`design/flow/run.sh`:
```
#!/bin/bash
# the make line also repeats each setting of config.mk as NAME=value (left out here)
make -C /OpenROAD-flow-scripts/flow DESIGN_CONFIG=/design/flow/config.mk WORK_HOME=/design/flow/orfs CLKGATE_MAP_FILE= finish
```
`design/flow/config.mk`:
```
export PLATFORM = sky130hd
export DESIGN_NAME = IOTDF
export DESIGN_NICKNAME = IOTDF
export VERILOG_FILES = /design/flow/design.v
export SDC_FILE = /design/flow/constraint.sdc
export NUM_CORES = 4
export LEC_CHECK = 0
export CAP_MARGIN = 20
export CORE_MARGIN = 2
export CORE_UTILIZATION = 72
export SETUP_SLACK_MARGIN = 0.1
export SLEW_MARGIN = 20
```
`design/flow/constraint.sdc`:
```
create_clock -name core_clock -period 2.89 [get_ports {clk}]
set_input_delay 0.5780 -clock core_clock [delete_from_list [all_inputs] [get_ports {clk}]]
set_output_delay 0.5780 -clock core_clock [all_outputs]
set_load 0.01 [all_outputs]
```
`design/flow/design.v`:
```
`timescale 1ns/10ps
module IOTDF( clk, rst, in_en, iot_in, fn_sel, busy, valid, iot_out);
input          clk;
input          rst;
input          in_en;
input  [7:0]   iot_in;
input  [2:0]   fn_sel;
output         busy;
output         valid;
output [127:0] iot_out;
localparam ENCRYPT = 1, DECRYPT = 2, CRC_GEN = 3, TOP2MAX = 4, LAST2MIN = 5;
localparam FUNC_LEFT_1 = 0, FUNC_LEFT_2 = 1, FUNC_RIGHT_1 = 2, FUNC_RIGHT_2 = 3, FUNC_KEEP = 4;
reg [3:0]cnt_read_r, cnt_read_w;  
reg [2:0]cnt_round_r, cnt_round_w;  
reg [1:0]start_output_flag_r, start_output_flag_w;  
reg [2:0] fn_sel_r;
wire [2:0]fn_sel_w = fn_sel;
reg [127:0]iot_in_r, iot_in_w;
reg valid_r;
reg [127:0]iot_out1_r, iot_out1_w;
reg [127:0]iot_out2_r, iot_out2_w;
wire [63:0]IP_out;
wire [31:0]IP_out_L, IP_out_R;
wire [63:0]FP_in, FP_out;
wire [31:0]XOR_out, XOR_in1, XOR_in2;
reg [31:0]MUX_out1_63_32, MUX_out1_31_0;
wire [63:0]MUX_out1_127_64;
wire [55:0]MUX_sub_key_gen_in;
reg [2:0]sub_key_gen_func;
wire [55:0]PC1_out;
wire [47:0]KEY;
wire [55:0]KEY_before_PC2_w, KEY_before_PC2_r;  
wire [2:0]CRC_remainder;
reg [10:0]crc_dividend_in;
reg [127:0]crc_iot_out1_w;
reg Is_in_biggerthan_out1_r, Is_in_biggerthan_out1_w;  
reg Is_in_biggerthan_out2_r, Is_in_biggerthan_out2_w;  
wire Is_in_biggerthan_out1_8b, Is_in_biggerthan_out2_8b;  
wire Is_in_equal_out1_8b, Is_in_equal_out2_8b;  
reg [7:0]cmp_in_in, cmp_in_out1, cmp_in_out2;  
assign busy = 0;
assign valid = valid_r; 
assign iot_out = ((fn_sel_r==TOP2MAX || fn_sel_r==LAST2MIN) && cnt_read_r==1)? iot_out1_r:iot_out2_r;  
always@(*)begin
	cnt_read_w = (in_en)?cnt_read_r + 1'b1:cnt_read_r;
end
always@(posedge clk or posedge rst)begin
	if(rst) cnt_read_r <= 0;
	else cnt_read_r <= cnt_read_w;
end
always@(*)begin
	cnt_round_w = (cnt_read_r==15)? cnt_round_r + 1'b1:cnt_round_r;
end
always@(posedge clk or posedge rst)begin
	if(rst) cnt_round_r <= 0;
	else cnt_round_r <= cnt_round_w;
end
always@(*)begin
	if(start_output_flag_r==0 && cnt_read_r==15)start_output_flag_w = 1;
	else if(start_output_flag_r==1 && cnt_read_r==15)start_output_flag_w = 2;
	else start_output_flag_w = start_output_flag_r;
end
always@(posedge clk or posedge rst)begin
	if(rst) start_output_flag_r <= 0;
	else start_output_flag_r <= start_output_flag_w;
end
always@(posedge clk)begin  
	if(rst)begin end
	else fn_sel_r <= fn_sel_w;
end
always@(posedge clk or posedge rst)begin
	if(rst) valid_r <= 1'b0;
	else if((fn_sel_r==TOP2MAX || fn_sel_r==LAST2MIN))begin
		valid_r <= ((cnt_read_r==0 || cnt_read_r==1) && cnt_round_r==0 && start_output_flag_r == 2);
	end
	else begin
		valid_r <= (cnt_read_r==0 && start_output_flag_r == 2);
	end 
end
always@(posedge clk)begin
	if(rst)begin end
	else iot_in_r <= iot_in_w;
end
always@(*)begin
	iot_out1_w = iot_out1_r;
	if(fn_sel_r==ENCRYPT || fn_sel_r==DECRYPT)begin
		iot_out1_w[63:0] = {MUX_out1_63_32, MUX_out1_31_0};
		iot_out1_w[119:64] = KEY_before_PC2_w;
	end
	else if(fn_sel_r==CRC_GEN)begin
		if(cnt_read_r==0)iot_out1_w = iot_in_r;
		else iot_out1_w = crc_iot_out1_w;
	end
	else begin  
		if(cnt_round_r==1 && cnt_read_r==0)begin  
			iot_out1_w = iot_in_r; 
		end
		else if(cnt_read_r==0)begin  
			if((fn_sel_r==TOP2MAX  &&   Is_in_biggerthan_out1_w &&  Is_in_biggerthan_out2_w)||
			   (fn_sel_r==LAST2MIN && (!Is_in_biggerthan_out1_w)&&(!Is_in_biggerthan_out2_w))) iot_out1_w = iot_in_r;
		end
	end
end
always@(posedge clk)begin
	if(rst)begin end
	else iot_out1_r <= iot_out1_w;
end
always@(*)begin
	iot_out2_w = iot_out2_r;
	if(fn_sel_r==ENCRYPT || fn_sel_r==DECRYPT)begin
		if(cnt_read_r==0)iot_out2_w[63:0] = FP_out;  
		if(cnt_read_r==1)iot_out2_w[127:64] = iot_in_r[127:64];  
	end
	else if(fn_sel_r==CRC_GEN)begin
		if(cnt_read_r==0)iot_out2_w = CRC_remainder; 
	end
	else begin  
		if(cnt_round_r==1 && cnt_read_r==0)begin  
			iot_out2_w = (fn_sel_r==TOP2MAX)? 0:{128{1'b1}};  
		end
		else if(cnt_read_r==0)begin  
			if(fn_sel_r==TOP2MAX && Is_in_biggerthan_out2_w)begin
				if(Is_in_biggerthan_out1_w) iot_out2_w = iot_out1_r;
				else iot_out2_w = iot_in_r;
			end
			if(fn_sel_r==LAST2MIN && !Is_in_biggerthan_out2_w)begin
				if(!Is_in_biggerthan_out1_w) iot_out2_w = iot_out1_r;
				else iot_out2_w = iot_in_r;
			end
		end
	end
end
always@(posedge clk)begin
	if(rst)begin end
	else iot_out2_r <= iot_out2_w;
end
assign IP_out = {iot_in_r[ 6],iot_in_r[14],iot_in_r[22],iot_in_r[30]
			    ,iot_in_r[38],iot_in_r[46],iot_in_r[54],iot_in_r[62]
			    ,iot_in_r[ 4],iot_in_r[12],iot_in_r[20],iot_in_r[28]
			    ,iot_in_r[36],iot_in_r[44],iot_in_r[52],iot_in_r[60]
			    ,iot_in_r[ 2],iot_in_r[10],iot_in_r[18],iot_in_r[26]
			    ,iot_in_r[34],iot_in_r[42],iot_in_r[50],iot_in_r[58]
			    ,iot_in_r[ 0],iot_in_r[ 8],iot_in_r[16],iot_in_r[24]
			    ,iot_in_r[32],iot_in_r[40],iot_in_r[48],iot_in_r[56]
			    ,iot_in_r[ 7],iot_in_r[15],iot_in_r[23],iot_in_r[31]
			    ,iot_in_r[39],iot_in_r[47],iot_in_r[55],iot_in_r[63]
			    ,iot_in_r[ 5],iot_in_r[13],iot_in_r[21],iot_in_r[29]
			    ,iot_in_r[37],iot_in_r[45],iot_in_r[53],iot_in_r[61]
			    ,iot_in_r[ 3],iot_in_r[11],iot_in_r[19],iot_in_r[27]
			    ,iot_in_r[35],iot_in_r[43],iot_in_r[51],iot_in_r[59]
			    ,iot_in_r[ 1],iot_in_r[ 9],iot_in_r[17],iot_in_r[25]
			    ,iot_in_r[33],iot_in_r[41],iot_in_r[49],iot_in_r[57]};
assign 	{IP_out_L, IP_out_R} = IP_out;
assign FP_in = {XOR_out, iot_out1_r[31:0]};
assign FP_out = {FP_in[24],FP_in[56],FP_in[16],FP_in[48]
			    ,FP_in[ 8],FP_in[40],FP_in[ 0],FP_in[32]
			    ,FP_in[25],FP_in[57],FP_in[17],FP_in[49]
			    ,FP_in[ 9],FP_in[41],FP_in[ 1],FP_in[33]
			    ,FP_in[26],FP_in[58],FP_in[18],FP_in[50]
			    ,FP_in[10],FP_in[42],FP_in[ 2],FP_in[34]
			    ,FP_in[27],FP_in[59],FP_in[19],FP_in[51]
			    ,FP_in[11],FP_in[43],FP_in[ 3],FP_in[35]
			    ,FP_in[28],FP_in[60],FP_in[20],FP_in[52]
			    ,FP_in[12],FP_in[44],FP_in[ 4],FP_in[36]
			    ,FP_in[29],FP_in[61],FP_in[21],FP_in[53]
			    ,FP_in[13],FP_in[45],FP_in[ 5],FP_in[37]
			    ,FP_in[30],FP_in[62],FP_in[22],FP_in[54]
			    ,FP_in[14],FP_in[46],FP_in[ 6],FP_in[38]
			    ,FP_in[31],FP_in[63],FP_in[23],FP_in[55]
			    ,FP_in[15],FP_in[47],FP_in[ 7],FP_in[39]};
assign PC1_out = {iot_in_r[ 71],iot_in_r[ 79],iot_in_r[ 87],iot_in_r[95]
				 ,iot_in_r[103],iot_in_r[111],iot_in_r[119],iot_in_r[127]
				 ,iot_in_r[ 70],iot_in_r[ 78],iot_in_r[ 86],iot_in_r[94]
				 ,iot_in_r[102],iot_in_r[110],iot_in_r[118],iot_in_r[126]
				 ,iot_in_r[ 69],iot_in_r[ 77],iot_in_r[ 85],iot_in_r[93]
				 ,iot_in_r[101],iot_in_r[109],iot_in_r[117],iot_in_r[125]
				 ,iot_in_r[ 68],iot_in_r[ 76],iot_in_r[ 84],iot_in_r[92]
				 ,iot_in_r[ 65],iot_in_r[ 73],iot_in_r[ 81],iot_in_r[89]
				 ,iot_in_r[ 97],iot_in_r[105],iot_in_r[113],iot_in_r[121]
				 ,iot_in_r[ 66],iot_in_r[ 74],iot_in_r[ 82],iot_in_r[90]
				 ,iot_in_r[ 98],iot_in_r[106],iot_in_r[114],iot_in_r[122]
				 ,iot_in_r[ 67],iot_in_r[ 75],iot_in_r[ 83],iot_in_r[91]
				 ,iot_in_r[ 99],iot_in_r[107],iot_in_r[115],iot_in_r[123]
				 ,iot_in_r[100],iot_in_r[108],iot_in_r[116],iot_in_r[124]};
assign KEY_before_PC2_r = iot_out1_r[119:64];
assign KEY = {KEY_before_PC2_r[42],KEY_before_PC2_r[39],KEY_before_PC2_r[45],KEY_before_PC2_r[32]			     
			 ,KEY_before_PC2_r[55],KEY_before_PC2_r[51],KEY_before_PC2_r[53],KEY_before_PC2_r[28]			     
			 ,KEY_before_PC2_r[41],KEY_before_PC2_r[50],KEY_before_PC2_r[35],KEY_before_PC2_r[46]			     
			 ,KEY_before_PC2_r[33],KEY_before_PC2_r[37],KEY_before_PC2_r[44],KEY_before_PC2_r[52]			     
			 ,KEY_before_PC2_r[30],KEY_before_PC2_r[48],KEY_before_PC2_r[40],KEY_before_PC2_r[49]			     
			 ,KEY_before_PC2_r[29],KEY_before_PC2_r[36],KEY_before_PC2_r[43],KEY_before_PC2_r[54]			     
			 ,KEY_before_PC2_r[15],KEY_before_PC2_r[ 4],KEY_before_PC2_r[25],KEY_before_PC2_r[19]			     
			 ,KEY_before_PC2_r[ 9],KEY_before_PC2_r[ 1],KEY_before_PC2_r[26],KEY_before_PC2_r[16]			     
			 ,KEY_before_PC2_r[ 5],KEY_before_PC2_r[11],KEY_before_PC2_r[23],KEY_before_PC2_r[ 8]			     
			 ,KEY_before_PC2_r[12],KEY_before_PC2_r[ 7],KEY_before_PC2_r[17],KEY_before_PC2_r[ 0]			     
			 ,KEY_before_PC2_r[22],KEY_before_PC2_r[ 3],KEY_before_PC2_r[10],KEY_before_PC2_r[14]			
			 ,KEY_before_PC2_r[ 6],KEY_before_PC2_r[20],KEY_before_PC2_r[27],KEY_before_PC2_r[24]};
always@(*)begin
	if(fn_sel_r==1)begin  
		if(cnt_read_r==0||cnt_read_r==1||cnt_read_r==8||cnt_read_r==15) sub_key_gen_func = FUNC_LEFT_1;  
		else sub_key_gen_func = FUNC_LEFT_2;  
	end
	else begin  
		if(cnt_read_r==0||cnt_read_r==1||cnt_read_r==8||cnt_read_r==15) sub_key_gen_func = (cnt_read_r==0)? FUNC_KEEP:FUNC_RIGHT_1;  
		else sub_key_gen_func = FUNC_RIGHT_2;  
	end
end
Sub_Key Sub_Key_u(
	.sub_key_in(MUX_sub_key_gen_in),
	.func_in(sub_key_gen_func),
	.sub_key_out(KEY_before_PC2_w));	
F_Function F_Function_u(
.key_in(KEY),
.R_in(iot_out1_r[31:0]),
.F_out(XOR_in2));
assign XOR_in1 = iot_out1_r[63:32];
assign XOR_out = XOR_in1 ^ XOR_in2;
assign MUX_sub_key_gen_in = (cnt_read_r==0)? PC1_out:KEY_before_PC2_r;
always@(*)begin
	if(cnt_read_r==0)MUX_out1_63_32 = IP_out_L;
	else MUX_out1_63_32 = iot_out1_r[31:0];
end
always@(*)begin
	if(cnt_read_r==0)MUX_out1_31_0 = IP_out_R;
	else MUX_out1_31_0 = XOR_out;
end
CRC_Gen CRC_Gen_u(
.crc_dividend_in(crc_dividend_in),  
.crc_remainder_out(CRC_remainder));
always@(*)begin
	Is_in_biggerthan_out1_w = (Is_in_equal_out1_8b)? Is_in_biggerthan_out1_r:Is_in_biggerthan_out1_8b;
	Is_in_biggerthan_out2_w = (Is_in_equal_out2_8b)? Is_in_biggerthan_out2_r:Is_in_biggerthan_out2_8b;
end
always@(posedge clk)begin
	if(rst)begin end
	else begin
		Is_in_biggerthan_out1_r <= Is_in_biggerthan_out1_w;
		Is_in_biggerthan_out2_r <= Is_in_biggerthan_out2_w;
	end
end
always@(*)begin
	iot_in_w = iot_in_r;
	crc_iot_out1_w = iot_out1_r;
	case(cnt_read_r)
	1:begin
		cmp_in_in   =   iot_in_r[7:0];
		cmp_in_out1 = iot_out1_r[7:0];
		cmp_in_out2 = iot_out2_r[7:0];
		iot_in_w[15:8] = iot_in;
		crc_dividend_in = iot_out1_r[127:117];
		crc_iot_out1_w[119:117] = CRC_remainder;
	end
	2:begin
		cmp_in_in   =   iot_in_r[15:8];
		cmp_in_out1 = iot_out1_r[15:8];
		cmp_in_out2 = iot_out2_r[15:8];
		iot_in_w[23:16] = iot_in;
		crc_dividend_in = iot_out1_r[119:109];
		crc_iot_out1_w[111:109] = CRC_remainder;
	end
	3:begin
		cmp_in_in   =   iot_in_r[23:16];
		cmp_in_out1 = iot_out1_r[23:16];
		cmp_in_out2 = iot_out2_r[23:16];
		iot_in_w[31:24] = iot_in;
		crc_dividend_in = iot_out1_r[111:101];
		crc_iot_out1_w[103:101] = CRC_remainder;
	end
	4:begin
		cmp_in_in   =   iot_in_r[31:24];
		cmp_in_out1 = iot_out1_r[31:24];
		cmp_in_out2 = iot_out2_r[31:24];
		iot_in_w[39:32] = iot_in;
		crc_dividend_in = iot_out1_r[103:93];
		crc_iot_out1_w[95:93] = CRC_remainder;
	end
	5:begin
		cmp_in_in   =   iot_in_r[39:32];
		cmp_in_out1 = iot_out1_r[39:32];
		cmp_in_out2 = iot_out2_r[39:32];
		iot_in_w[47:40] = iot_in;
		crc_dividend_in = iot_out1_r[95:85];
		crc_iot_out1_w[87:85] = CRC_remainder;
	end
	6:begin
		cmp_in_in   =   iot_in_r[47:40];
		cmp_in_out1 = iot_out1_r[47:40];
		cmp_in_out2 = iot_out2_r[47:40];
		iot_in_w[55:48] = iot_in;
		crc_dividend_in = iot_out1_r[87:77];
		crc_iot_out1_w[79:77] = CRC_remainder;
	end
	7:begin
		cmp_in_in   =   iot_in_r[55:48];
		cmp_in_out1 = iot_out1_r[55:48];
		cmp_in_out2 = iot_out2_r[55:48];
		iot_in_w[63:56] = iot_in;
		crc_dividend_in = iot_out1_r[79:69];
		crc_iot_out1_w[71:69] = CRC_remainder;
	end
	8:begin
		cmp_in_in   =   iot_in_r[63:56];
		cmp_in_out1 = iot_out1_r[63:56];
		cmp_in_out2 = iot_out2_r[63:56];
		iot_in_w[71:64] = iot_in;
		crc_dividend_in = iot_out1_r[71:61];
		crc_iot_out1_w[63:61] = CRC_remainder;
	end
	9:begin
		cmp_in_in   =   iot_in_r[71:64];
		cmp_in_out1 = iot_out1_r[71:64];
		cmp_in_out2 = iot_out2_r[71:64];
		iot_in_w[79:72] = iot_in;
		crc_dividend_in = iot_out1_r[63:53];
		crc_iot_out1_w[55:53] = CRC_remainder;
	end
	10:begin
		cmp_in_in   =   iot_in_r[79:72];
		cmp_in_out1 = iot_out1_r[79:72];
		cmp_in_out2 = iot_out2_r[79:72];
		iot_in_w[87:80] = iot_in;
		crc_dividend_in = iot_out1_r[55:45];
		crc_iot_out1_w[47:45] = CRC_remainder;
	end
	11:begin
		cmp_in_in   =   iot_in_r[87:80];
		cmp_in_out1 = iot_out1_r[87:80];
		cmp_in_out2 = iot_out2_r[87:80];
		iot_in_w[95:88] = iot_in;
		crc_dividend_in = iot_out1_r[47:37];
		crc_iot_out1_w[39:37] = CRC_remainder;
	end
	12:begin
		cmp_in_in   =   iot_in_r[95:88];
		cmp_in_out1 = iot_out1_r[95:88];
		cmp_in_out2 = iot_out2_r[95:88];
		iot_in_w[103:96] = iot_in;
		crc_dividend_in = iot_out1_r[39:29];
		crc_iot_out1_w[31:29] = CRC_remainder;
	end
	13:begin
		cmp_in_in   =   iot_in_r[103:96];
		cmp_in_out1 = iot_out1_r[103:96];
		cmp_in_out2 = iot_out2_r[103:96];
		iot_in_w[111:104] = iot_in;
		crc_dividend_in = iot_out1_r[31:21];
		crc_iot_out1_w[23:21] = CRC_remainder;
	end
	14:begin
		cmp_in_in   =   iot_in_r[111:104];
		cmp_in_out1 = iot_out1_r[111:104];
		cmp_in_out2 = iot_out2_r[111:104];
		iot_in_w[119:112] = iot_in;
		crc_dividend_in = iot_out1_r[23:13];
		crc_iot_out1_w[15:13] = CRC_remainder;
	end
	15:begin
		cmp_in_in   =   iot_in_r[119:112];
		cmp_in_out1 = iot_out1_r[119:112];
		cmp_in_out2 = iot_out2_r[119:112];
		iot_in_w[127:120] = iot_in;
		crc_dividend_in = iot_out1_r[15:5];
		crc_iot_out1_w[7:5] = CRC_remainder;
	end
	0:begin
		cmp_in_in   =   iot_in_r[127:120];
		cmp_in_out1 = iot_out1_r[127:120];
		cmp_in_out2 = iot_out2_r[127:120];
		iot_in_w[7:0] = iot_in;
		crc_dividend_in = {iot_out1_r[7:0], 3'b0};
	end
	endcase
end
assign Is_in_biggerthan_out1_8b = (cmp_in_in > cmp_in_out1);
assign Is_in_biggerthan_out2_8b = (cmp_in_in > cmp_in_out2);
assign Is_in_equal_out1_8b = (cmp_in_in == cmp_in_out1);
assign Is_in_equal_out2_8b = (cmp_in_in == cmp_in_out2);
endmodule
module F_Function(
input   [47:0] key_in,
input   [31:0] R_in,
output  [31:0] F_out);
wire [47:0]expansion_out = {R_in[ 0],R_in[31],R_in[30],R_in[29]
						   ,R_in[28],R_in[27],R_in[28],R_in[27]
						   ,R_in[26],R_in[25],R_in[24],R_in[23]
						   ,R_in[24],R_in[23],R_in[22],R_in[21]
						   ,R_in[20],R_in[19],R_in[20],R_in[19]
						   ,R_in[18],R_in[17],R_in[16],R_in[15]
						   ,R_in[16],R_in[15],R_in[14],R_in[13]
						   ,R_in[12],R_in[11],R_in[12],R_in[11]
						   ,R_in[10],R_in[ 9],R_in[ 8],R_in[ 7]
						   ,R_in[ 8],R_in[ 7],R_in[ 6],R_in[ 5]
						   ,R_in[ 4],R_in[ 3],R_in[ 4],R_in[ 3]
						   ,R_in[ 2],R_in[ 1],R_in[ 0],R_in[31]};
wire [47:0]xor_out = key_in ^ expansion_out;
wire [5:0]S1_in = xor_out[47:42];
wire [5:0]S2_in = xor_out[41:36];
wire [5:0]S3_in = xor_out[35:30];
wire [5:0]S4_in = xor_out[29:24];
wire [5:0]S5_in = xor_out[23:18];
wire [5:0]S6_in = xor_out[17:12];
wire [5:0]S7_in = xor_out[11: 6];
wire [5:0]S8_in = xor_out[ 5: 0];
reg [3:0]S1_out;
reg [3:0]S2_out;
reg [3:0]S3_out;
reg [3:0]S4_out;
reg [3:0]S5_out;
reg [3:0]S6_out;
reg [3:0]S7_out;
reg [3:0]S8_out;
always@(*)begin
	case({S1_in[5], S1_in[0]})
		2'b00:begin
			case(S1_in[4:1])
				4'b0000: S1_out = 14;
				4'b0001: S1_out = 4;
				4'b0010: S1_out = 13;
				4'b0011: S1_out = 1;
				4'b0100: S1_out = 2;
				4'b0101: S1_out = 15;
				4'b0110: S1_out = 11;
				4'b0111: S1_out = 8;
				4'b1000: S1_out = 3;
				4'b1001: S1_out = 10;
				4'b1010: S1_out = 6;
				4'b1011: S1_out = 12;
				4'b1100: S1_out = 5;
				4'b1101: S1_out = 9;
				4'b1110: S1_out = 0;
				4'b1111: S1_out = 7;
			endcase
		end
		2'b01:begin
			case(S1_in[4:1])
				4'b0000: S1_out = 0;
				4'b0001: S1_out = 15;
				4'b0010: S1_out = 7;
				4'b0011: S1_out = 4;
				4'b0100: S1_out = 14;
				4'b0101: S1_out = 2;
				4'b0110: S1_out = 13;
				4'b0111: S1_out = 1;
				4'b1000: S1_out = 10;
				4'b1001: S1_out = 6;
				4'b1010: S1_out = 12;
				4'b1011: S1_out = 11;
				4'b1100: S1_out = 9;
				4'b1101: S1_out = 5;
				4'b1110: S1_out = 3;
				4'b1111: S1_out = 8;
			endcase
		end
		2'b10:begin
			case(S1_in[4:1])
				4'b0000: S1_out = 4;
				4'b0001: S1_out = 1;
				4'b0010: S1_out = 14;
				4'b0011: S1_out = 8;
				4'b0100: S1_out = 13;
				4'b0101: S1_out = 6;
				4'b0110: S1_out = 2;
				4'b0111: S1_out = 11;
				4'b1000: S1_out = 15;
				4'b1001: S1_out = 12;
				4'b1010: S1_out = 9;
				4'b1011: S1_out = 7;
				4'b1100: S1_out = 3;
				4'b1101: S1_out = 10;
				4'b1110: S1_out = 5;
				4'b1111: S1_out = 0;
			endcase
		end
		2'b11:begin
			case(S1_in[4:1])
				4'b0000: S1_out = 15;
				4'b0001: S1_out = 12;
				4'b0010: S1_out = 8;
				4'b0011: S1_out = 2;
				4'b0100: S1_out = 4;
				4'b0101: S1_out = 9;
				4'b0110: S1_out = 1;
				4'b0111: S1_out = 7;
				4'b1000: S1_out = 5;
				4'b1001: S1_out = 11;
				4'b1010: S1_out = 3;
				4'b1011: S1_out = 14;
				4'b1100: S1_out = 10;
				4'b1101: S1_out = 0;
				4'b1110: S1_out = 6;
				4'b1111: S1_out = 13;
			endcase
		end
	endcase
end
always@(*)begin
	case({S2_in[5], S2_in[0]})
		2'b00:begin
			case(S2_in[4:1])
				4'b0000: S2_out = 15;
				4'b0001: S2_out = 1;
				4'b0010: S2_out = 8;
				4'b0011: S2_out = 14;
				4'b0100: S2_out = 6;
				4'b0101: S2_out = 11;
				4'b0110: S2_out = 3;
				4'b0111: S2_out = 4;
				4'b1000: S2_out = 9;
				4'b1001: S2_out = 7;
				4'b1010: S2_out = 2;
				4'b1011: S2_out = 13;
				4'b1100: S2_out = 12;
				4'b1101: S2_out = 0;
				4'b1110: S2_out = 5;
				4'b1111: S2_out = 10;
			endcase
		end
		2'b01:begin
			case(S2_in[4:1])
				4'b0000: S2_out = 3;
				4'b0001: S2_out = 13;
				4'b0010: S2_out = 4;
				4'b0011: S2_out = 7;
				4'b0100: S2_out = 15;
				4'b0101: S2_out = 2;
				4'b0110: S2_out = 8;
				4'b0111: S2_out = 14;
				4'b1000: S2_out = 12;
				4'b1001: S2_out = 0;
				4'b1010: S2_out = 1;
				4'b1011: S2_out = 10;
				4'b1100: S2_out = 6;
				4'b1101: S2_out = 9;
				4'b1110: S2_out = 11;
				4'b1111: S2_out = 5;
			endcase
		end
		2'b10:begin
			case(S2_in[4:1])
				4'b0000: S2_out = 0;
				4'b0001: S2_out = 14;
				4'b0010: S2_out = 7;
				4'b0011: S2_out = 11;
				4'b0100: S2_out = 10;
				4'b0101: S2_out = 4;
				4'b0110: S2_out = 13;
				4'b0111: S2_out = 1;
				4'b1000: S2_out = 5;
				4'b1001: S2_out = 8;
				4'b1010: S2_out = 12;
				4'b1011: S2_out = 6;
				4'b1100: S2_out = 9;
				4'b1101: S2_out = 3;
				4'b1110: S2_out = 2;
				4'b1111: S2_out = 15;
			endcase
		end
		2'b11:begin
			case(S2_in[4:1])
				4'b0000: S2_out = 13;
				4'b0001: S2_out = 8;
				4'b0010: S2_out = 10;
				4'b0011: S2_out = 1;
				4'b0100: S2_out = 3;
				4'b0101: S2_out = 15;
				4'b0110: S2_out = 4;
				4'b0111: S2_out = 2;
				4'b1000: S2_out = 11;
				4'b1001: S2_out = 6;
				4'b1010: S2_out = 7;
				4'b1011: S2_out = 12;
				4'b1100: S2_out = 0;
				4'b1101: S2_out = 5;
				4'b1110: S2_out = 14;
				4'b1111: S2_out = 9;
			endcase
		end
	endcase
end
always@(*)begin
	case({S3_in[5], S3_in[0]})
		2'b00:begin
			case(S3_in[4:1])
				4'b0000: S3_out = 10;
				4'b0001: S3_out = 0;
				4'b0010: S3_out = 9;
				4'b0011: S3_out = 14;
				4'b0100: S3_out = 6;
				4'b0101: S3_out = 3;
				4'b0110: S3_out = 15;
				4'b0111: S3_out = 5;
				4'b1000: S3_out = 1;
				4'b1001: S3_out = 13;
				4'b1010: S3_out = 12;
				4'b1011: S3_out = 7;
				4'b1100: S3_out = 11;
				4'b1101: S3_out = 4;
				4'b1110: S3_out = 2;
				4'b1111: S3_out = 8;
			endcase
		end
		2'b01:begin
			case(S3_in[4:1])
				4'b0000: S3_out = 13;
				4'b0001: S3_out = 7;
				4'b0010: S3_out = 0;
				4'b0011: S3_out = 9;
				4'b0100: S3_out = 3;
				4'b0101: S3_out = 4;
				4'b0110: S3_out = 6;
				4'b0111: S3_out = 10;
				4'b1000: S3_out = 2;
				4'b1001: S3_out = 8;
				4'b1010: S3_out = 5;
				4'b1011: S3_out = 14;
				4'b1100: S3_out = 12;
				4'b1101: S3_out = 11;
				4'b1110: S3_out = 15;
				4'b1111: S3_out = 1;
			endcase
		end
		2'b10:begin
			case(S3_in[4:1])
				4'b0000: S3_out = 13;
				4'b0001: S3_out = 6;
				4'b0010: S3_out = 4;
				4'b0011: S3_out = 9;
				4'b0100: S3_out = 8;
				4'b0101: S3_out = 15;
				4'b0110: S3_out = 3;
				4'b0111: S3_out = 0;
				4'b1000: S3_out = 11;
				4'b1001: S3_out = 1;
				4'b1010: S3_out = 2;
				4'b1011: S3_out = 12;
				4'b1100: S3_out = 5;
				4'b1101: S3_out = 10;
				4'b1110: S3_out = 14;
				4'b1111: S3_out = 7;
			endcase
		end
		2'b11:begin
			case(S3_in[4:1])
				4'b0000: S3_out = 1;
				4'b0001: S3_out = 10;
				4'b0010: S3_out = 13;
				4'b0011: S3_out = 0;
				4'b0100: S3_out = 6;
				4'b0101: S3_out = 9;
				4'b0110: S3_out = 8;
				4'b0111: S3_out = 7;
				4'b1000: S3_out = 4;
				4'b1001: S3_out = 15;
				4'b1010: S3_out = 14;
				4'b1011: S3_out = 3;
				4'b1100: S3_out = 11;
				4'b1101: S3_out = 5;
				4'b1110: S3_out = 2;
				4'b1111: S3_out = 12;
			endcase
		end
	endcase
end
always@(*)begin
	case({S4_in[5], S4_in[0]})
		2'b00:begin
			case(S4_in[4:1])
				4'b0000: S4_out = 7;
				4'b0001: S4_out = 13;
				4'b0010: S4_out = 14;
				4'b0011: S4_out = 3;
				4'b0100: S4_out = 0;
				4'b0101: S4_out = 6;
				4'b0110: S4_out = 9;
				4'b0111: S4_out = 10;
				4'b1000: S4_out = 1;
				4'b1001: S4_out = 2;
				4'b1010: S4_out = 8;
				4'b1011: S4_out = 5;
				4'b1100: S4_out = 11;
				4'b1101: S4_out = 12;
				4'b1110: S4_out = 4;
				4'b1111: S4_out = 15;
			endcase
		end
		2'b01:begin
			case(S4_in[4:1])
				4'b0000: S4_out = 13;
				4'b0001: S4_out = 8;
				4'b0010: S4_out = 11;
				4'b0011: S4_out = 5;
				4'b0100: S4_out = 6;
				4'b0101: S4_out = 15;
				4'b0110: S4_out = 0;
				4'b0111: S4_out = 3;
				4'b1000: S4_out = 4;
				4'b1001: S4_out = 7;
				4'b1010: S4_out = 2;
				4'b1011: S4_out = 12;
				4'b1100: S4_out = 1;
				4'b1101: S4_out = 10;
				4'b1110: S4_out = 14;
				4'b1111: S4_out = 9;
			endcase
		end
		2'b10:begin
			case(S4_in[4:1])
				4'b0000: S4_out = 10;
				4'b0001: S4_out = 6;
				4'b0010: S4_out = 9;
				4'b0011: S4_out = 0;
				4'b0100: S4_out = 12;
				4'b0101: S4_out = 11;
				4'b0110: S4_out = 7;
				4'b0111: S4_out = 13;
				4'b1000: S4_out = 15;
				4'b1001: S4_out = 1;
				4'b1010: S4_out = 3;
				4'b1011: S4_out = 14;
				4'b1100: S4_out = 5;
				4'b1101: S4_out = 2;
				4'b1110: S4_out = 8;
				4'b1111: S4_out = 4;
			endcase
		end
		2'b11:begin
			case(S4_in[4:1])
				4'b0000: S4_out = 3;
				4'b0001: S4_out = 15;
				4'b0010: S4_out = 0;
				4'b0011: S4_out = 6;
				4'b0100: S4_out = 10;
				4'b0101: S4_out = 1;
				4'b0110: S4_out = 13;
				4'b0111: S4_out = 8;
				4'b1000: S4_out = 9;
				4'b1001: S4_out = 4;
				4'b1010: S4_out = 5;
				4'b1011: S4_out = 11;
				4'b1100: S4_out = 12;
				4'b1101: S4_out = 7;
				4'b1110: S4_out = 2;
				4'b1111: S4_out = 14;
			endcase
		end
	endcase
end
always@(*)begin
	case({S5_in[5], S5_in[0]})
		2'b00:begin
			case(S5_in[4:1])
				4'b0000: S5_out = 2;
				4'b0001: S5_out = 12;
				4'b0010: S5_out = 4;
				4'b0011: S5_out = 1;
				4'b0100: S5_out = 7;
				4'b0101: S5_out = 10;
				4'b0110: S5_out = 11;
				4'b0111: S5_out = 6;
				4'b1000: S5_out = 8;
				4'b1001: S5_out = 5;
				4'b1010: S5_out = 3;
				4'b1011: S5_out = 15;
				4'b1100: S5_out = 13;
				4'b1101: S5_out = 0;
				4'b1110: S5_out = 14;
				4'b1111: S5_out = 9;
			endcase
		end
		2'b01:begin
			case(S5_in[4:1])
				4'b0000: S5_out = 14;
				4'b0001: S5_out = 11;
				4'b0010: S5_out = 2;
				4'b0011: S5_out = 12;
				4'b0100: S5_out = 4;
				4'b0101: S5_out = 7;
				4'b0110: S5_out = 13;
				4'b0111: S5_out = 1;
				4'b1000: S5_out = 5;
				4'b1001: S5_out = 0;
				4'b1010: S5_out = 15;
				4'b1011: S5_out = 10;
				4'b1100: S5_out = 3;
				4'b1101: S5_out = 9;
				4'b1110: S5_out = 8;
				4'b1111: S5_out = 6;
			endcase
		end
		2'b10:begin
			case(S5_in[4:1])
				4'b0000: S5_out = 4;
				4'b0001: S5_out = 2;
				4'b0010: S5_out = 1;
				4'b0011: S5_out = 11;
				4'b0100: S5_out = 10;
				4'b0101: S5_out = 13;
				4'b0110: S5_out = 7;
				4'b0111: S5_out = 8;
				4'b1000: S5_out = 15;
				4'b1001: S5_out = 9;
				4'b1010: S5_out = 12;
				4'b1011: S5_out = 5;
				4'b1100: S5_out = 6;
				4'b1101: S5_out = 3;
				4'b1110: S5_out = 0;
				4'b1111: S5_out = 14;
			endcase
		end
		2'b11:begin
			case(S5_in[4:1])
				4'b0000: S5_out = 11;
				4'b0001: S5_out = 8;
				4'b0010: S5_out = 12;
				4'b0011: S5_out = 7;
				4'b0100: S5_out = 1;
				4'b0101: S5_out = 14;
				4'b0110: S5_out = 2;
				4'b0111: S5_out = 13;
				4'b1000: S5_out = 6;
				4'b1001: S5_out = 15;
				4'b1010: S5_out = 0;
				4'b1011: S5_out = 9;
				4'b1100: S5_out = 10;
				4'b1101: S5_out = 4;
				4'b1110: S5_out = 5;
				4'b1111: S5_out = 3;
			endcase
		end
	endcase
end
always@(*)begin
	case({S6_in[5], S6_in[0]})
		2'b00:begin
			case(S6_in[4:1])
				4'b0000: S6_out = 12;
				4'b0001: S6_out = 1;
				4'b0010: S6_out = 10;
				4'b0011: S6_out = 15;
				4'b0100: S6_out = 9;
				4'b0101: S6_out = 2;
				4'b0110: S6_out = 6;
				4'b0111: S6_out = 8;
				4'b1000: S6_out = 0;
				4'b1001: S6_out = 13;
				4'b1010: S6_out = 3;
				4'b1011: S6_out = 4;
				4'b1100: S6_out = 14;
				4'b1101: S6_out = 7;
				4'b1110: S6_out = 5;
				4'b1111: S6_out = 11;
			endcase
		end
		2'b01:begin
			case(S6_in[4:1])
				4'b0000: S6_out = 10;
				4'b0001: S6_out = 15;
				4'b0010: S6_out = 4;
				4'b0011: S6_out = 2;
				4'b0100: S6_out = 7;
				4'b0101: S6_out = 12;
				4'b0110: S6_out = 9;
				4'b0111: S6_out = 5;
				4'b1000: S6_out = 6;
				4'b1001: S6_out = 1;
				4'b1010: S6_out = 13;
				4'b1011: S6_out = 14;
				4'b1100: S6_out = 0;
				4'b1101: S6_out = 11;
				4'b1110: S6_out = 3;
				4'b1111: S6_out = 8;
			endcase
		end
		2'b10:begin
			case(S6_in[4:1])
				4'b0000: S6_out = 9;
				4'b0001: S6_out = 14;
				4'b0010: S6_out = 15;
				4'b0011: S6_out = 5;
				4'b0100: S6_out = 2;
				4'b0101: S6_out = 8;
				4'b0110: S6_out = 12;
				4'b0111: S6_out = 3;
				4'b1000: S6_out = 7;
				4'b1001: S6_out = 0;
				4'b1010: S6_out = 4;
				4'b1011: S6_out = 10;
				4'b1100: S6_out = 1;
				4'b1101: S6_out = 13;
				4'b1110: S6_out = 11;
				4'b1111: S6_out = 6;
			endcase
		end
		2'b11:begin
			case(S6_in[4:1])
				4'b0000: S6_out = 4;
				4'b0001: S6_out = 3;
				4'b0010: S6_out = 2;
				4'b0011: S6_out = 12;
				4'b0100: S6_out = 9;
				4'b0101: S6_out = 5;
				4'b0110: S6_out = 15;
				4'b0111: S6_out = 10;
				4'b1000: S6_out = 11;
				4'b1001: S6_out = 14;
				4'b1010: S6_out = 1;
				4'b1011: S6_out = 7;
				4'b1100: S6_out = 6;
				4'b1101: S6_out = 0;
				4'b1110: S6_out = 8;
				4'b1111: S6_out = 13;
			endcase
		end
	endcase
end
always@(*)begin
	case({S7_in[5], S7_in[0]})
		2'b00:begin
			case(S7_in[4:1])
				4'b0000: S7_out = 4;
				4'b0001: S7_out = 11;
				4'b0010: S7_out = 2;
				4'b0011: S7_out = 14;
				4'b0100: S7_out = 15;
				4'b0101: S7_out = 0;
				4'b0110: S7_out = 8;
				4'b0111: S7_out = 13;
				4'b1000: S7_out = 3;
				4'b1001: S7_out = 12;
				4'b1010: S7_out = 9;
				4'b1011: S7_out = 7;
				4'b1100: S7_out = 5;
				4'b1101: S7_out = 10;
				4'b1110: S7_out = 6;
				4'b1111: S7_out = 1;
			endcase
		end
		2'b01:begin
			case(S7_in[4:1])
				4'b0000: S7_out = 13;
				4'b0001: S7_out = 0;
				4'b0010: S7_out = 11;
				4'b0011: S7_out = 7;
				4'b0100: S7_out = 4;
				4'b0101: S7_out = 9;
				4'b0110: S7_out = 1;
				4'b0111: S7_out = 10;
				4'b1000: S7_out = 14;
				4'b1001: S7_out = 3;
				4'b1010: S7_out = 5;
				4'b1011: S7_out = 12;
				4'b1100: S7_out = 2;
				4'b1101: S7_out = 15;
				4'b1110: S7_out = 8;
				4'b1111: S7_out = 6;
			endcase
		end
		2'b10:begin
			case(S7_in[4:1])
				4'b0000: S7_out = 1;
				4'b0001: S7_out = 4;
				4'b0010: S7_out = 11;
				4'b0011: S7_out = 13;
				4'b0100: S7_out = 12;
				4'b0101: S7_out = 3;
				4'b0110: S7_out = 7;
				4'b0111: S7_out = 14;
				4'b1000: S7_out = 10;
				4'b1001: S7_out = 15;
				4'b1010: S7_out = 6;
				4'b1011: S7_out = 8;
				4'b1100: S7_out = 0;
				4'b1101: S7_out = 5;
				4'b1110: S7_out = 9;
				4'b1111: S7_out = 2;
			endcase
		end
		2'b11:begin
			case(S7_in[4:1])
				4'b0000: S7_out = 6;
				4'b0001: S7_out = 11;
				4'b0010: S7_out = 13;
				4'b0011: S7_out = 8;
				4'b0100: S7_out = 1;
				4'b0101: S7_out = 4;
				4'b0110: S7_out = 10;
				4'b0111: S7_out = 7;
				4'b1000: S7_out = 9;
				4'b1001: S7_out = 5;
				4'b1010: S7_out = 0;
				4'b1011: S7_out = 15;
				4'b1100: S7_out = 14;
				4'b1101: S7_out = 2;
				4'b1110: S7_out = 3;
				4'b1111: S7_out = 12;
			endcase
		end
	endcase
end
always@(*)begin
	case({S8_in[5], S8_in[0]})
		2'b00:begin
			case(S8_in[4:1])
				4'b0000: S8_out = 13;
				4'b0001: S8_out = 2;
				4'b0010: S8_out = 8;
				4'b0011: S8_out = 4;
				4'b0100: S8_out = 6;
				4'b0101: S8_out = 15;
				4'b0110: S8_out = 11;
				4'b0111: S8_out = 1;
				4'b1000: S8_out = 10;
				4'b1001: S8_out = 9;
				4'b1010: S8_out = 3;
				4'b1011: S8_out = 14;
				4'b1100: S8_out = 5;
				4'b1101: S8_out = 0;
				4'b1110: S8_out = 12;
				4'b1111: S8_out = 7;
			endcase
		end
		2'b01:begin
			case(S8_in[4:1])
				4'b0000: S8_out = 1;
				4'b0001: S8_out = 15;
				4'b0010: S8_out = 13;
				4'b0011: S8_out = 8;
				4'b0100: S8_out = 10;
				4'b0101: S8_out = 3;
				4'b0110: S8_out = 7;
				4'b0111: S8_out = 4;
				4'b1000: S8_out = 12;
				4'b1001: S8_out = 5;
				4'b1010: S8_out = 6;
				4'b1011: S8_out = 11;
				4'b1100: S8_out = 0;
				4'b1101: S8_out = 14;
				4'b1110: S8_out = 9;
				4'b1111: S8_out = 2;
			endcase
		end
		2'b10:begin
			case(S8_in[4:1])
				4'b0000: S8_out = 7;
				4'b0001: S8_out = 11;
				4'b0010: S8_out = 4;
				4'b0011: S8_out = 1;
				4'b0100: S8_out = 9;
				4'b0101: S8_out = 12;
				4'b0110: S8_out = 14;
				4'b0111: S8_out = 2;
				4'b1000: S8_out = 0;
				4'b1001: S8_out = 6;
				4'b1010: S8_out = 10;
				4'b1011: S8_out = 13;
				4'b1100: S8_out = 15;
				4'b1101: S8_out = 3;
				4'b1110: S8_out = 5;
				4'b1111: S8_out = 8;
			endcase
		end
		2'b11:begin
			case(S8_in[4:1])
				4'b0000: S8_out = 2;
				4'b0001: S8_out = 1;
				4'b0010: S8_out = 14;
				4'b0011: S8_out = 7;
				4'b0100: S8_out = 4;
				4'b0101: S8_out = 10;
				4'b0110: S8_out = 8;
				4'b0111: S8_out = 13;
				4'b1000: S8_out = 15;
				4'b1001: S8_out = 12;
				4'b1010: S8_out = 9;
				4'b1011: S8_out = 0;
				4'b1100: S8_out = 3;
				4'b1101: S8_out = 5;
				4'b1110: S8_out = 6;
				4'b1111: S8_out = 11;
			endcase
		end
	endcase
end
wire [31:0]P_in = {S1_out,S2_out,S3_out,S4_out,S5_out,S6_out,S7_out,S8_out};
assign F_out = {P_in[16],P_in[25],P_in[12],P_in[11]
			   ,P_in[ 3],P_in[20],P_in[ 4],P_in[15]
			   ,P_in[31],P_in[17],P_in[ 9],P_in[ 6]
			   ,P_in[27],P_in[14],P_in[ 1],P_in[22]
			   ,P_in[30],P_in[24],P_in[ 8],P_in[18]
			   ,P_in[ 0],P_in[ 5],P_in[29],P_in[23]
			   ,P_in[13],P_in[19],P_in[ 2],P_in[26]
			   ,P_in[10],P_in[21],P_in[28],P_in[ 7]};
endmodule
module Sub_Key(
input   [55:0] sub_key_in,
input   [2:0] func_in,
output  reg[55:0] sub_key_out);
localparam FUNC_LEFT_1 = 0, FUNC_LEFT_2 = 1, FUNC_RIGHT_1 = 2, FUNC_RIGHT_2 = 3, FUNC_KEEP = 4;
wire [27:0]sub_key_in_msb = sub_key_in[55:28];
wire [27:0]sub_key_in_lsb = sub_key_in[27:0];
wire [27:0]sub_key_in_msb_left_1 = {sub_key_in_msb[26:0], sub_key_in_msb[27]};
wire [27:0]sub_key_in_lsb_left_1 = {sub_key_in_lsb[26:0], sub_key_in_lsb[27]};
wire [27:0]sub_key_in_msb_left_2 = {sub_key_in_msb[25:0], sub_key_in_msb[27:26]};
wire [27:0]sub_key_in_lsb_left_2 = {sub_key_in_lsb[25:0], sub_key_in_lsb[27:26]};
wire [27:0]sub_key_in_msb_right_1 = {sub_key_in_msb[0], sub_key_in_msb[27:1]};
wire [27:0]sub_key_in_lsb_right_1 = {sub_key_in_lsb[0], sub_key_in_lsb[27:1]};
wire [27:0]sub_key_in_msb_right_2 = {sub_key_in_msb[1:0], sub_key_in_msb[27:2]};
wire [27:0]sub_key_in_lsb_right_2 = {sub_key_in_lsb[1:0], sub_key_in_lsb[27:2]};
always@(*)begin
	case(func_in)
		FUNC_LEFT_1: sub_key_out = {sub_key_in_msb_left_1, sub_key_in_lsb_left_1};
		FUNC_LEFT_2: sub_key_out = {sub_key_in_msb_left_2, sub_key_in_lsb_left_2};
		FUNC_RIGHT_1: sub_key_out = {sub_key_in_msb_right_1, sub_key_in_lsb_right_1};
		FUNC_RIGHT_2: sub_key_out = {sub_key_in_msb_right_2, sub_key_in_lsb_right_2};
		FUNC_KEEP: sub_key_out = sub_key_in;
		default: sub_key_out = sub_key_in;
	endcase
end
endmodule
module CRC_Gen(
input   [10:0] crc_dividend_in,
output   [2:0] crc_remainder_out);
assign crc_remainder_out[2] =  crc_dividend_in[9] ^ crc_dividend_in[8] ^ crc_dividend_in[6] ^ crc_dividend_in[5] ^ crc_dividend_in[3] ^ crc_dividend_in[2];
assign crc_remainder_out[1] =  crc_dividend_in[10] ^ crc_dividend_in[9] ^ crc_dividend_in[7] ^ crc_dividend_in[6] ^ crc_dividend_in[4] ^ crc_dividend_in[3] ^ crc_dividend_in[1];
assign crc_remainder_out[0] =  crc_dividend_in[0];
endmodule
```
==> notes.md, run 1 <==
run results: Core Util at FP=72.8%, Die Y-Extent=approximately 210 microns, Max-area cell share=approximately 37%, register share after synthesis=between 30% and 40%, yosys cell count=~3.4k, Logic family by area=AND-OR/OR-AND gates, YS chip area=between 0.03 and 0.04 sq mm, ys flop type=edfxtp_1, status=did not finish, Placed Cells=between 4k and 5k, synth cell count leaders=edfxtp_1, nand2_1, clkbuf_1, o21ai_0, a21oi_1, Detailed Place HPWL=140000 microns, Error=[ERROR DPL-0033] detailed placement checks failed during check placement., io pins=144, synth warn=3, Mux cell area share=between 9 and 10%, # port buffers=142, Place WS=-2.06 ns, top cells by area=edfxtp_1, mux2_2, o21ai_0, count of library flops with an enable pin=389, Post-Syn Area=between 0.03 and 0.04 sq mm, Mean Syn Cell Area=just over 9 sq um, area fraction in xor and xnor cells=around 4.0%, Syn Nets=roughly 3.5k, adder share=under 10%, Netlist cell types=roughly 85, simple share=12.9%, Synth Instances=roughly 3.4k, core area=between 0.04 and 0.05 sq mm, Die Size=approximately 0.045 sq mm, largest area contributor in the netlist=edfxtp_1, yosys aoi share=26.5%, Registers, synthesis=400, num rows=about 76, FFs w/ async S/R, synth=2.75%, gp weighted congestion=approximately 1.5, most frequent cell after synthesis=edfxtp_1, stage reached=clock tree synthesis (4_1_cts), Die X-Extent=212 microns
## through the flow
stage          hold WS [ns]  utilization [%]  cell area [sq um]
2_1_floorplan         0.446                -              32900
3_3_place_gp          0.458             93.9              40300
3_5_place_dp          0.506             93.9              40300
==> inputs of run 2 (changes only) <==
- ABC_AREA: default -> 1
- CELL_PAD_IN_SITES_DETAIL_PLACEMENT: default -> 0
- CELL_PAD_IN_SITES_GLOBAL_PLACEMENT: default -> 0
- CORE_MARGIN: 2 -> 3
- CORE_UTILIZATION: 72 -> 30
- CTS_CLUSTER_DIAMETER: default -> 258
- CTS_CLUSTER_SIZE: default -> 87
- MAX_ROUTING_LAYER: default -> met4
- MIN_ROUTING_LAYER: default -> met2
- PLACE_DENSITY: default -> 0.51
- SLEW_MARGIN: 20 -> 5
- TNS_END_PERCENT: default -> 80
- clock period: 2.89 -> 7.33 ns (I/O delays scaled with it)
==> run 2 against run 1 <==
The run fails in global routing (5_1_grt); synthesized cell count increased by 23%; die area increased by 140%; synthesized area decreased by 1.3%.
==> notes.md, run 2 <==
run results: Detailed Place HPWL=176000 microns (was 140000 microns), clock root buffer master=clkbuf_16, CTS sink cnt=approximately 400, synth cell count leaders=nand2_1, o21ai_0, inv_1, edfxtp_1, a21oi_1 (was edfxtp_1, nand2_1, clkbuf_1, o21ai_0, a21oi_1), adder share=3.41% (was 3.43%), all-layer global routing usage=around 80%, Synth Instances=4157 (was 3366), status=did not finish (unchanged), Mux cell area share=0.219% (was 9.13%), Place WS=0.698 ns (was -2.06 ns), area fraction in xor and xnor cells=2.27% (was 4.01%), yosys aoi share=26.1% (was 26.5%), count of library flops with an enable pin=389 (unchanged), Post-Syn Area=0.0308 sq mm (was 0.0312 sq mm), ys flop type=edfxtp_1 (unchanged), Die Size=0.107 sq mm (was 0.0450 sq mm), Clock Path Buffers=3, Core Util at FP=30.5% (was 72.8%), largest area contributor in the netlist=edfxtp_1 (unchanged), Syn Nets=4255 (was 3464), synth warn=3 (unchanged), yosys cell count=4157 (was 3366), Netlist cell types=60 (was 85), clock buffer count from CTS=8, Die Y-Extent=326 microns (was 212 microns), simple share=20.0% (was 12.9%), top cells by area=edfxtp_1, nand2_1, o21ai_0 (was edfxtp_1, mux2_2, o21ai_0), post-cts sizing count=0, most frequent cell after synthesis=nand2_1 (was edfxtp_1), Mean Syn Cell Area=7.41 sq um (was 9.27 sq um), hold-fix buffer count after cts=0, register share after synthesis=38.8% (was 38.3%), Logic family by area=AND-OR/OR-AND gates (unchanged), # port buffers=142 (unchanged), gp weighted congestion=1.25 (was 1.48), Registers, synthesis=400 (unchanged), CTS H-tree lvls=1, Error=[ERROR GRT-0116] Global routing finished with congestion. Check the congestion regions in the DRC Viewer. (was [ERROR DPL-0033] detailed placement checks failed during check placement.), Die X-Extent=326 microns (was 212 microns), stage reached=global routing (5_1_grt) (was clock tree synthesis (4_1_cts)), FFs w/ async S/R, synth=2.75% (unchanged), num rows=116 (was 76), Max-area cell share=37.9% (was 37.4%), io pins=144 (unchanged), YS chip area=0.0308 sq mm (was 0.0312 sq mm), core area=0.101 sq mm (was 0.0429 sq mm), Remaining Overflow, GRT=1134, setup bufs post-CTS=0
## run 2: metrics by stage
stage	utilization [%]	cell area [sq um]	std cells
after detailed placement	34.5	34800	5593
after global placement	34.5	34800	5591
after floorplan	-	30800	4157
after CTS	34.8	35100	5605
## run 2: metal layers
layer / GRT overflow / GRT usage [%]
met1: - / -
met2: 61 / 82.7
met3: 1029 / 89.6
met4: 44 / 52.6
met5: - / -
==> inputs of run 3 (changes only) <==
- ABC_AREA: 1 -> 0
- CAP_MARGIN: 20 -> 0
- CELL_PAD_IN_SITES_GLOBAL_PLACEMENT: 0 -> default
- CORE_ASPECT_RATIO: default -> 1.92
- CORE_MARGIN: 3 -> 2
- CORE_UTILIZATION: 30 -> 57
- CTS_CLUSTER_DIAMETER: 258 -> default
- CTS_CLUSTER_SIZE: 87 -> default
- HOLD_SLACK_MARGIN: default -> -0.06
- MIN_ROUTING_LAYER: met2 -> default
- PLACE_DENSITY: 0.51 -> default
- SETUP_SLACK_MARGIN: 0.1 -> default
- SLEW_MARGIN: 5 -> 20
- TNS_END_PERCENT: 80 -> 75
- clock period: 7.33 -> 1.8 ns (I/O delays scaled with it)
==> run 3 against run 2 <==
The flow again stops in global routing (5_1_grt); die area shrank 47%; synthesized cell count down 19%; synthesized area up 1.3%.
==> notes.md, run 3 <==
run results: CTS H-tree lvls=2 (was 1), Mean Syn Cell Area=9.27 sq um (was 7.41 sq um), Remaining Overflow, GRT=around 1.7k, num rows=118 (was 116), core area=0.0540 sq mm (was 0.101 sq mm), YS chip area=0.0312 sq mm (was 0.0308 sq mm), CTS sink cnt=400 (unchanged), Die Size=0.0567 sq mm (was 0.107 sq mm), Post-Syn Area=0.0312 sq mm (was 0.0308 sq mm), adder share=3.43% (was 3.41%), synth cell count leaders=edfxtp_1, nand2_1, clkbuf_1, o21ai_0, a21oi_1 (was nand2_1, o21ai_0, inv_1, edfxtp_1, a21oi_1), largest area contributor in the netlist=edfxtp_1 (unchanged), Syn Nets=3464 (was 4255), FFs w/ async S/R, synth=2.75% (unchanged), Placed Cells=4887 (was 5593), Registers, synthesis=400 (unchanged), register share after synthesis=38.3% (was 38.8%), Clock Path Buffers=3 (unchanged), yosys cell count=3366 (was 4157), Logic family by area=AND-OR/OR-AND gates (unchanged), all-layer global routing usage=between 80% and 90%, Place WS=-3.56 ns (was 0.698 ns), count of library flops with an enable pin=389 (unchanged), clock buffer count from CTS=37 (was 8), simple share=12.9% (was 20.0%), Max-area cell share=37.4% (was 37.9%), Core Util at FP=57.8% (was 30.5%), Netlist cell types=85 (was 60), Placed Area=0.0420 sq mm (was 0.0348 sq mm), Die Y-Extent=328 microns (was 326 microns), status=did not finish (unchanged), io pins=144 (unchanged), gp weighted congestion=1.49 (was 1.25), Mux cell area share=9.13% (was 0.219%), clock root buffer master=clkbuf_16 (unchanged), area fraction in xor and xnor cells=4.01% (was 2.27%), stage reached=global routing (5_1_grt) (unchanged), Die X-Extent=173 microns (was 326 microns), Synth Instances=3366 (was 4157), Error=[ERROR GRT-0116] Global routing finished with congestion. Check the congestion regions in the DRC Viewer. (unchanged), Detailed Place HPWL=149000 microns (was 176000 microns), top cells by area=edfxtp_1, mux2_2, o21ai_0 (was edfxtp_1, nand2_1, o21ai_0), hold-fix buffer count after cts=0 (unchanged), synth warn=3 (unchanged), yosys aoi share=26.5% (was 26.1%), # port buffers=142 (unchanged), ys flop type=edfxtp_1 (unchanged), most frequent cell after synthesis=edfxtp_1 (was nand2_1)
## run 3: per-stage QoR
| step | setup TNS, ns | util [%] |
|---|---|---|
| after CTS | -1604.09 | 82.4 |
| after detailed placement | -1712.14 | 77.7 |
| after floorplan | -1449.45 | - |
| after global placement | -1675.02 | 77.7 |
## run 3: metal layers
layer | overflow | track usage [%]
met5 | - | -
met1 | 33 | 77.5
met4 | 464 | 82.9
met3 | 49 | 60.1
met2 | 1126 | 103
## run 3: what timing repair did
action | 4_1_cts
buffers inserted | 37
setup endpoints to repair | 777
gates cloned | 10
pin swaps | 43
resized | 152
==> inputs of run 4 (changes only) <==
- ABC_AREA: 0 -> 1
- CAP_MARGIN: 0 -> 20
- CELL_PAD_IN_SITES_DETAIL_PLACEMENT: 0 -> default
- CORE_ASPECT_RATIO: 1.92 -> default
- CORE_UTILIZATION: 57 -> 72
- CTS_CLUSTER_DIAMETER: default -> 373
- CTS_CLUSTER_SIZE: default -> 98
- HOLD_SLACK_MARGIN: -0.06 -> default
- MAX_ROUTING_LAYER: met4 -> default
- PLACE_DENSITY_LB_ADDON: default -> 0.12
- SETUP_SLACK_MARGIN: default -> 0.1
- TNS_END_PERCENT: 75 -> default
- clock period: 1.8 -> 3.66 ns (I/O delays scaled with it)
==> run 4 against run 3 <==
Synthesized cell count rose by 23%; synthesized area fell by 1.3%; die area fell by 22%; the flow again stops in global routing (5_1_grt).
==> notes.md, run 4 <==
run results: status=did not finish (unchanged), stage reached=global routing (5_1_grt) (unchanged), Error=[ERROR GRT-0116] Global routing finished with congestion. Check the congestion regions in the DRC Viewer. (unchanged), # port buffers=142 (unchanged), yosys cell count=4157 (was 3366), FFs w/ async S/R, synth=2.75% (unchanged), synth warn=3 (unchanged), Mux cell area share=0.219% (was 9.13%), Syn Nets=4255 (was 3464), Post-Syn Area=0.0308 sq mm (was 0.0312 sq mm), gp weighted congestion=1.50 (was 1.49), Logic family by area=AND-OR/OR-AND gates (unchanged), Place WS=-1.35 ns (was -3.56 ns), CTS sink cnt=400 (unchanged), simple share=20.0% (was 12.9%), Remaining Overflow, GRT=~1.0k, CTS H-tree lvls=1 (was 2), yosys aoi share=26.1% (was 26.5%), Synth Instances=4157 (was 3366), adder share=3.41% (was 3.43%), Placed Area=0.0370 sq mm (was 0.0420 sq mm), ys flop type=edfxtp_1 (unchanged), YS chip area=0.0308 sq mm (was 0.0312 sq mm), Die Y-Extent=211 microns (was 328 microns), count of library flops with an enable pin=389 (unchanged), most frequent cell after synthesis=nand2_1 (was edfxtp_1), Placed Cells=5146 (was 4887), Max-area cell share=37.9% (was 37.4%), Die Size=0.0445 sq mm (was 0.0567 sq mm), Registers, synthesis=400 (unchanged), clock root buffer master=clkbuf_16 (unchanged), top cells by area=edfxtp_1, nand2_1, o21ai_0 (was edfxtp_1, mux2_2, o21ai_0), Clock Path Buffers=3 (unchanged), area fraction in xor and xnor cells=2.27% (was 4.01%), Core Util at FP=73.1% (was 57.8%), num rows=75 (was 118), Mean Syn Cell Area=7.41 sq um (was 9.27 sq um), register share after synthesis=38.8% (was 38.3%), Detailed Place HPWL=127000 microns (was 149000 microns), Die X-Extent=211 microns (was 173 microns), core area=0.0421 sq mm (was 0.0540 sq mm), Netlist cell types=60 (was 85), all-layer global routing usage=between 90% and 100%, synth cell count leaders=nand2_1, o21ai_0, inv_1, edfxtp_1, a21oi_1 (was edfxtp_1, nand2_1, clkbuf_1, o21ai_0, a21oi_1), io pins=144 (unchanged), clock buffer count from CTS=8 (was 37), largest area contributor in the netlist=edfxtp_1 (unchanged)
[run 4: timing repair]
action / CTS
buffers inserted: 32
pin swaps: 40
resized: 138
gates cloned: 10
endpoints found under the setup margin: 557
hold buffers: 0
endpoints found under the hold margin: 0
[run 4: per-layer routing]
metal | track usage (%) | GRT overflow
met1 | 92.8 | 157
met2 | 101 | 414
met3 | 88.9 | 161
met4 | 94.6 | 250
met5 | 81.6 | 34
==> inputs of run 5 (changes only) <==
- CELL_PAD_IN_SITES_DETAIL_PLACEMENT: default -> 2
- CELL_PAD_IN_SITES_GLOBAL_PLACEMENT: default -> 0
- CORE_MARGIN: 2 -> 3
- CORE_UTILIZATION: 72 -> 30
- CTS_CLUSTER_DIAMETER: 373 -> 195
- CTS_CLUSTER_SIZE: 98 -> default
- MAX_ROUTING_LAYER: default -> met4
- PLACE_DENSITY: default -> 0.51
- PLACE_DENSITY_LB_ADDON: 0.12 -> default
- SLEW_MARGIN: 20 -> 30
- TNS_END_PERCENT: default -> 70
- clock period: 3.66 -> 7.33 ns (I/O delays scaled with it)
==> run 5 against run 4 <==
Synthesized area stayed put; the run now finishes clean; die area is 140% higher; synthesized cell count stayed put.
==> notes.md, run 5 <==
impl run done, here's what came out: Crit path top cell by count=nand2_1, clock root buffer master=clkbuf_16 (unchanged), wire length per cell=39.2 microns, Clock Pin Slew Worst Setup and Hold Paths=0.06 ns, simple share=20.0% (unchanged), Hold Slack=~0.48 ns, YS chip area=0.0308 sq mm (unchanged), largest area contributor in the netlist=edfxtp_1 (unchanged), Antenna Nets Post-Route=0, Netlist cell types=60 (unchanged), Placed Cells=5522 (was 5146), Max Cap Viol=0, Residual DRC=0, count of library flops with an enable pin=389 (unchanged), area fraction in xor and xnor cells=2.27% (unchanged), final number of setup-violating endpoints=0, via count=around 37k, First DRT Iteration DRCs=between 6k and 7k, most frequent cell after synthesis=nand2_1 (unchanged), HP Class=reg -> reg, worst-margin pin slew=between 1 and 1.5 ns, first-pass GRT wire length=roughly 300000 microns, register share after synthesis=38.8% (unchanged), yosys cell count=4157 (unchanged), num rows=116 (was 75), Slew headroom=around a quarter, top cells by area=edfxtp_1, nand2_1, o21ai_0 (unchanged), final WL=around 220000 microns, all-layer global routing usage=between 40% and 50%, CP Class=reg -> reg, ys flop type=edfxtp_1 (unchanged), post-cts sizing count=0 (was 138), CP startpoint kind=register, area grow syn2layout=16.6%, Max-area cell share=37.9% (unchanged), setup bufs post-CTS=0 (was 32), period utilization=about nine tenths, worst hold start=start_output_flag_r[0], Layout Nets=~4.3k, crit path max-delay cell type=dfrtp_1, adder share=3.41% (unchanged), WP depth=26, setup tns final=0 ns, Worst Hold Path Cells=2, initial antenna violation count=15, Place WS=0.931 ns (was -1.35 ns), Die Size=0.107 sq mm (was 0.0445 sq mm), CTS sink cnt=400 (unchanged), crit path from=cnt_read_r[2], CP Capture Point=iot_out1_r[33], vias in the first global route=36.3k, CTS tree=done, CP top delay family=AND-OR/OR-AND gates, maximum clock rate=about 0.15 GHz, Logic family by area=AND-OR/OR-AND gates (unchanged), status=no timing/DRC/antenna violations (was did not finish), FF-to-FF Start=cnt_read_r[2], Die Y-Extent=326 microns (was 211 microns), R2R cell count=26, Syn Nets=4255 (unchanged), Late-Pin Clk Latency=~0.65 ns, # port buffers=142 (unchanged), core area=0.101 sq mm (was 0.0421 sq mm), WHS Endpoint=start_output_flag_r[0], Final Core Density=35.6%, CP max stage delay=between 0.9 and 1 ns, synth cell count leaders=nand2_1, o21ai_0, inv_1, edfxtp_1, a21oi_1 (unchanged), WP buf/inv=5, Filler cells=around 12k, Placed Area=0.0342 sq mm (was 0.0370 sq mm), Synth Instances=4157 (unchanged), clock buffer count from CTS=49 (was 8), reg-to-reg endpoint=iot_out1_r[33], hold-fix buffer count after cts=0 (unchanged), final period demand of the worst path=6.73 ns, Remaining Overflow, GRT=0, final worst setup slack=between 0.5 and 0.6 ns, final hold violations=0, FFs w/ async S/R, synth=2.75% (unchanged), CP required=approximately 7.6 ns, Mean Syn Cell Area=7.41 sq um (unchanged), Max Slew Vio Count=0, Worst EP arrival=approximately 7 ns, yosys aoi share=26.1% (unchanged), vias per inst=~6.6, CTS H-tree lvls=2 (was 1), Tool Warnings=approximately 84, setup slack, reg-to-reg=approximately 0.6 ns, Detailed Place HPWL=167000 microns (was 127000 microns), final cell count without fillers=5634, Die X-Extent=326 microns (was 211 microns), RSZ-0062 raised after global routing=false, Post-Syn Area=0.0308 sq mm (unchanged), design area=0.0359 sq mm, worst-path maximum fanout=about 40, Setup crit end kind=register, Mux cell area share=0.219% (unchanged), io pins=144 (unchanged), Clock Path Buffers=3 (unchanged), gp weighted congestion=1.09 (was 1.50), synth warn=3 (unchanged), Registers, synthesis=400 (unchanged), largest net degree at the start of global routing=a little under 90, First-pass DRT Iterations=6, Core Util at FP=30.5% (was 73.1%), Fin Clk Skew=~0.032 ns
==> run 5: routing by layer <==
metal,vias to the layer above,GRT usage [%],part of all wire (%)
li1,14800,-,-
met1,18900,51.2,38
met2,2864,57.6,42
met3,737,10.9,12
met4,0,26.5,8.1
met5,-,-,0
==> run 5: area by class of cell <==
| class | count | area (sq um) | share of cell area, % |
|---|---|---|---|
| Multi-Input combinational cell | 3017 | 16200 | 45.1 |
| Clock buffer | 68 | 1370 | 3.82 |
| Antenna cell | 21 | 52.6 | 0.146 |
| Tap cell | 1357 | 1700 | 4.73 |
| Timing Repair Buffer | 297 | 2710 | 7.55 |
| Clock inverter | 22 | 209 | 0.582 |
| Sequential cell | 400 | 12000 | 33.3 |
| Inverter | 452 | 1710 | 4.75 |
